==> flow/design.v (excerpt) <==
module FFT_TOB  # ( parameter   DEPTH_BUTTER_ONE    = 8    ,
                                DEPTH_BUTTER_TWO    = 4    ,
                                DEPTH_BUTTER_THREE  = 2    ,
                                DEPTH_BTTER_FOUR    = 1    ,  
                                WIDTH               = 16   ,
                                STAGES              = 6    ,
                                FIXED_POINT         = 11   )
( 
input     wire    signed      [WIDTH-1:0]     Input_re          ,
input     wire    signed      [WIDTH-1:0]     Input_Im          ,
input     wire                                cordic_Valid      ,
input     wire                                clk               ,
input     wire                                rst               ,
output    wire    signed      [WIDTH-1:0]     Output_FFT_Re     ,
output    wire    signed      [WIDTH-1:0]     Output_FFT_Im     ,
output    wire                                Data_Valid    
);
export LEC_CHECK = 0
export ABC_AREA = 1
export CAP_MARGIN = 20
export CORE_ASPECT_RATIO = 1.05
export CORE_MARGIN = 2
export CORE_UTILIZATION = 71
export CTS_CLUSTER_DIAMETER = 310
export CTS_CLUSTER_SIZE = 38
export GPL_ROUTABILITY_DRIVEN = 1
export HOLD_SLACK_MARGIN = -0.08
export MIN_ROUTING_LAYER = met1
export PLACE_DENSITY = 0.69
export SETUP_SLACK_MARGIN = 4.33
export SLEW_MARGIN = 25
export TNS_END_PERCENT = 70
create_clock -name core_clock -period 14.8 [get_ports {clk}]
run.sh (not shown) runs the stock make flow with config.mk's settings and CLKGATE_MAP_FILE=.
The first run died in global routing.
Rerun with:
- ABC_AREA: 1 -> default
- CORE_ASPECT_RATIO: 1.05 -> default
- CORE_UTILIZATION: 71 -> 40
- CTS_CLUSTER_DIAMETER: 310 -> default
- CTS_CLUSTER_SIZE: 38 -> default
- GPL_ROUTABILITY_DRIVEN: 1 -> default
- HOLD_SLACK_MARGIN: -0.08 -> default
- MIN_ROUTING_LAYER: met1 -> default
- PLACE_DENSITY: 0.69 -> default
- SETUP_SLACK_MARGIN: 4.33 -> default
- SLEW_MARGIN: 25 -> 20
- TNS_END_PERCENT: 70 -> default
- clock period: 14.8 -> 18.9 ns (I/O delays scaled with it)
- This time the run produced a layout that fails on setup timing
- die size rose by 75%
- synthesized cell count fell by about 15%
- area after synthesis fell by about 0.8%

---

== build 9 ==
FFT_TOB again, from the RTL that the note above started with.
clock: 15.8 ns
lec_check: 0
abc_area: 0
cap_margin: 20
core_aspect_ratio: 1.05
core_margin: 2
core_utilization: 72
cts_cluster_diameter: 157
cts_cluster_size: 72
gpl_routability_driven: 1
hold_slack_margin: 0.28
min_routing_layer: met1
place_density_lb_addon: 0.0
setup_slack_margin: 4.67
slew_margin: 25
tns_end_percent: 30
Build 9 got as far as global routing (5_1_grt), where a tool error ended the run.
### build 9 -> build 51
Settings: clearing CTS_CLUSTER_SIZE, which used to be 72; clearing MIN_ROUTING_LAYER, which used to be met1; swapping 25 for 20 in SLEW_MARGIN; clearing ABC_AREA, which used to be 0; clearing CORE_ASPECT_RATIO, which used to be 1.05; clearing GPL_ROUTABILITY_DRIVEN, which used to be 1; clearing HOLD_SLACK_MARGIN, which used to be 0.28; clearing TNS_END_PERCENT, which used to be 30; clearing PLACE_DENSITY_LB_ADDON, which used to be 0.0; clearing CTS_CLUSTER_DIAMETER, which used to be 157; clearing SETUP_SLACK_MARGIN, which used to be 4.67; swapping 72 for 33 in CORE_UTILIZATION; swapping 15.8 for 26.6 in the clock period (ns, I/O delays scaled along).
Findings:
- The number of resized instances in the post-cts repair step number comes out lower for build 51 vs build 9.
- Build 51 -> build 9: synthesized cell count delta 0, exact match
- Build 51 against build 9; post-CTS setup buffer count is down by more than half.
- Per the comparison of build 51 with build 9, number of storage elements in the synthesis netlist about even, chip height picked up an extra 120 um.
- Per the comparison of build 51 with build 9, number of CTS-inserted buffers has increased, chip area went up by 120%.
- Sort build 51 and build 9 by core outline area desc -> top: build 51
- Per the final summary, build 51 finished and its layout is clean on timing, DRC and antenna.
- Total number of placement rows: build 51 vs build 9 up 45%
- Build 51 vs build 9: placer's final routability congestion estimate down
Relative to build 51, the following input files were edited for build 18:
Settings: ABC_AREA now 1, previously not set; CORE_UTILIZATION now 72, was 33; SETUP_SLACK_MARGIN now -1.97, previously not set; HOLD_SLACK_MARGIN now 0.3, previously not set; CTS_CLUSTER_DIAMETER now 255, previously not set; the clock period (ns, I/O delays scaled along) now 19.9, was 26.6.
Notes after the runs:
Build 51 has lower count of instances resized after the clock tree is built than build 18.
Xor-xnor portion of the synthesized cell area, build 51 and build 18, higher one = build 51.
The higher pre-CTS worst setup slack of build 51 and build 18 is in build 51.
What build 18 reported for sum of net half-perimeters after detailed placement has to be multiplied by 0.939 to get the figure for build 51.
Status(build 18) = ERROR, stage = global routing (5_1_grt)
Build 18 against build 51: AND-OR/OR-AND share of the synthesized area decreased 1.4 points, die outline area decreased about 53%.
Number of instances in the synthesized netlist ends up higher on build 18.
#### Input delta (build 65 over build 18)
Settings: CORE_UTILIZATION: 72 -> 40; SETUP_SLACK_MARGIN: -1.97 -> unset; CTS_CLUSTER_DIAMETER: 255 -> unset; ABC_AREA: 1 -> unset; HOLD_SLACK_MARGIN: 0.3 -> unset; the clock period (ns, I/O delays scaled along): 19.9 -> 26.6.
Results
Build 65 | stages: all done | timing, DRC, antenna: all pass
Comparing build 18 and build 65, the higher synthesized cell count is on build 18.
Reported for build 18 and build 65, number of H-tree levels turned out identical to the last digit.
Diff build 18 -> build 65 | die boundary width | up by more than a quarter
Min die footprint across build 18 and build 65: build 18
Compared build 65 vs build 18, and multiplexer share of the synthesized area is up in build 65.
As of build 65, post-cts sizing count had fallen by more than half compared to build 18.
Summary of build 65 over build 18: global placement routability congestion shows a reduction of 5.5%; core utilization before placement -33 points; net count after synthesis down about 13%; site row count increased by about 34% relative to the old numbers.
Compared with build 18, build 65 shows die span in y that has gone up by more than a quarter.

---

Setup of old:
Starting RTL as in the previous note.
Design FFT_TOB, start of the top module:
module FFT_TOB  # ( parameter   DEPTH_BUTTER_ONE    = 8    ,
                                DEPTH_BUTTER_TWO    = 4    ,
                                DEPTH_BUTTER_THREE  = 2    ,
                                DEPTH_BTTER_FOUR    = 1    ,  
                                WIDTH               = 16   ,
                                STAGES              = 6    ,
                                FIXED_POINT         = 11   )
( 
input     wire    signed      [WIDTH-1:0]     Input_re          ,
input     wire    signed      [WIDTH-1:0]     Input_Im          ,
input     wire                                cordic_Valid      ,
input     wire                                clk               ,
input     wire                                rst               ,
output    wire    signed      [WIDTH-1:0]     Output_FFT_Re     ,
output    wire    signed      [WIDTH-1:0]     Output_FFT_Im     ,
output    wire                                Data_Valid    
);
==> flow/config.mk <==
export PLATFORM = sky130hd
export DESIGN_NAME = FFT_TOB
export DESIGN_NICKNAME = FFT_TOB
export VERILOG_FILES = /design/flow/design.v
export SDC_FILE = /design/flow/constraint.sdc
export NUM_CORES = 4
export LEC_CHECK = 0
export CAP_MARGIN = 20
export CORE_MARGIN = 2
export CORE_UTILIZATION = 66
export SLEW_MARGIN = 20
==> flow/constraint.sdc <==
create_clock -name core_clock -period 22.2 [get_ports {clk}]
set_input_delay 4.4400 -clock core_clock [delete_from_list [all_inputs] [get_ports {clk}]]
set_output_delay 4.4400 -clock core_clock [all_outputs]
set_load 0.01 [all_outputs]
To summarise old: no stage aborted, but the layout did not pass its checks, failing on negative setup slack.
Changes in new relative to old:
- changing CORE_UTILIZATION from 66 to 50
- setting SETUP_SLACK_MARGIN to 3.42 for the first time
- changing the clock period (ns, I/O delays scaled along) from 22.2 to 12.7
==> results <==
| new | all stages done | FAIL | negative setup slack |. The total length of routed wires reported for new is smaller than that of old by 26000 um. In new, the met1 demand-to-capacity share in global routing came out 10 points below the value in old. Final clock period utilization by the worst path was lower in old than in new. Length of routed met2 wiring: higher on old. Summary: with old as the reference, die area in new moved up by more than a quarter. Against old, new reports a worst setup slack that is lower.

---

Starting RTL as in the previous note.
Design FFT_TOB, start of the top module:
module FFT_TOB  # ( parameter   DEPTH_BUTTER_ONE    = 8    ,
                                DEPTH_BUTTER_TWO    = 4    ,
                                DEPTH_BUTTER_THREE  = 2    ,
                                DEPTH_BTTER_FOUR    = 1    ,  
                                WIDTH               = 16   ,
                                STAGES              = 6    ,
                                FIXED_POINT         = 11   )
( 
input     wire    signed      [WIDTH-1:0]     Input_re          ,
input     wire    signed      [WIDTH-1:0]     Input_Im          ,
input     wire                                cordic_Valid      ,
input     wire                                clk               ,
input     wire                                rst               ,
output    wire    signed      [WIDTH-1:0]     Output_FFT_Re     ,
output    wire    signed      [WIDTH-1:0]     Output_FFT_Im     ,
output    wire                                Data_Valid    
);
clock: 15.0 ns
lec_check: 0
abc_area: 1
cap_margin: 0
core_margin: 2
core_utilization: 70
cts_cluster_diameter: 310
cts_cluster_size: 39
hold_slack_margin: 0.3
setup_slack_margin: 4.06
slew_margin: 20
tns_end_percent: 5
The baseline aborted during 5_1_grt with GRT-0232.
==> next run, changes <==
Settings changed: ABC_AREA 1 to default, CAP_MARGIN 0 to 20, CORE_UTILIZATION 70 to 60, CTS_CLUSTER_DIAMETER 310 to default, CTS_CLUSTER_SIZE 39 to default, HOLD_SLACK_MARGIN 0.3 to default, SETUP_SLACK_MARGIN 4.06 to 4.56, TNS_END_PERCENT 5 to default.
Clock period 15.0 ns to 16.0 ns, I/O delays scaled along.
Result:
- With this change the flow finished but fails on setup timing
- die area climbs by 16%
- synthesized cell count drops by about 15%
- area after synthesis fell by 0.78%
==> next run, changes <==
Settings changed: CELL_PAD_IN_SITES_GLOBAL_PLACEMENT from default to 2, CORE_UTILIZATION 60 to 40, SETUP_SLACK_MARGIN 4.56 to default, TNS_END_PERCENT from default to 55.
Clock period 16.0 ns to 27.0 ns, I/O delays scaled along.
Effect: The changed run finished with timing, DRC and antenna clean; wire length is about the same; cell count came out higher by 0.40%; clock-buffer cell count came out lower by 3; worst setup slack gets better by 6.5 ns; non-clock buffer count falls by 580; sequential share of layout area climbs by 1.3 points.
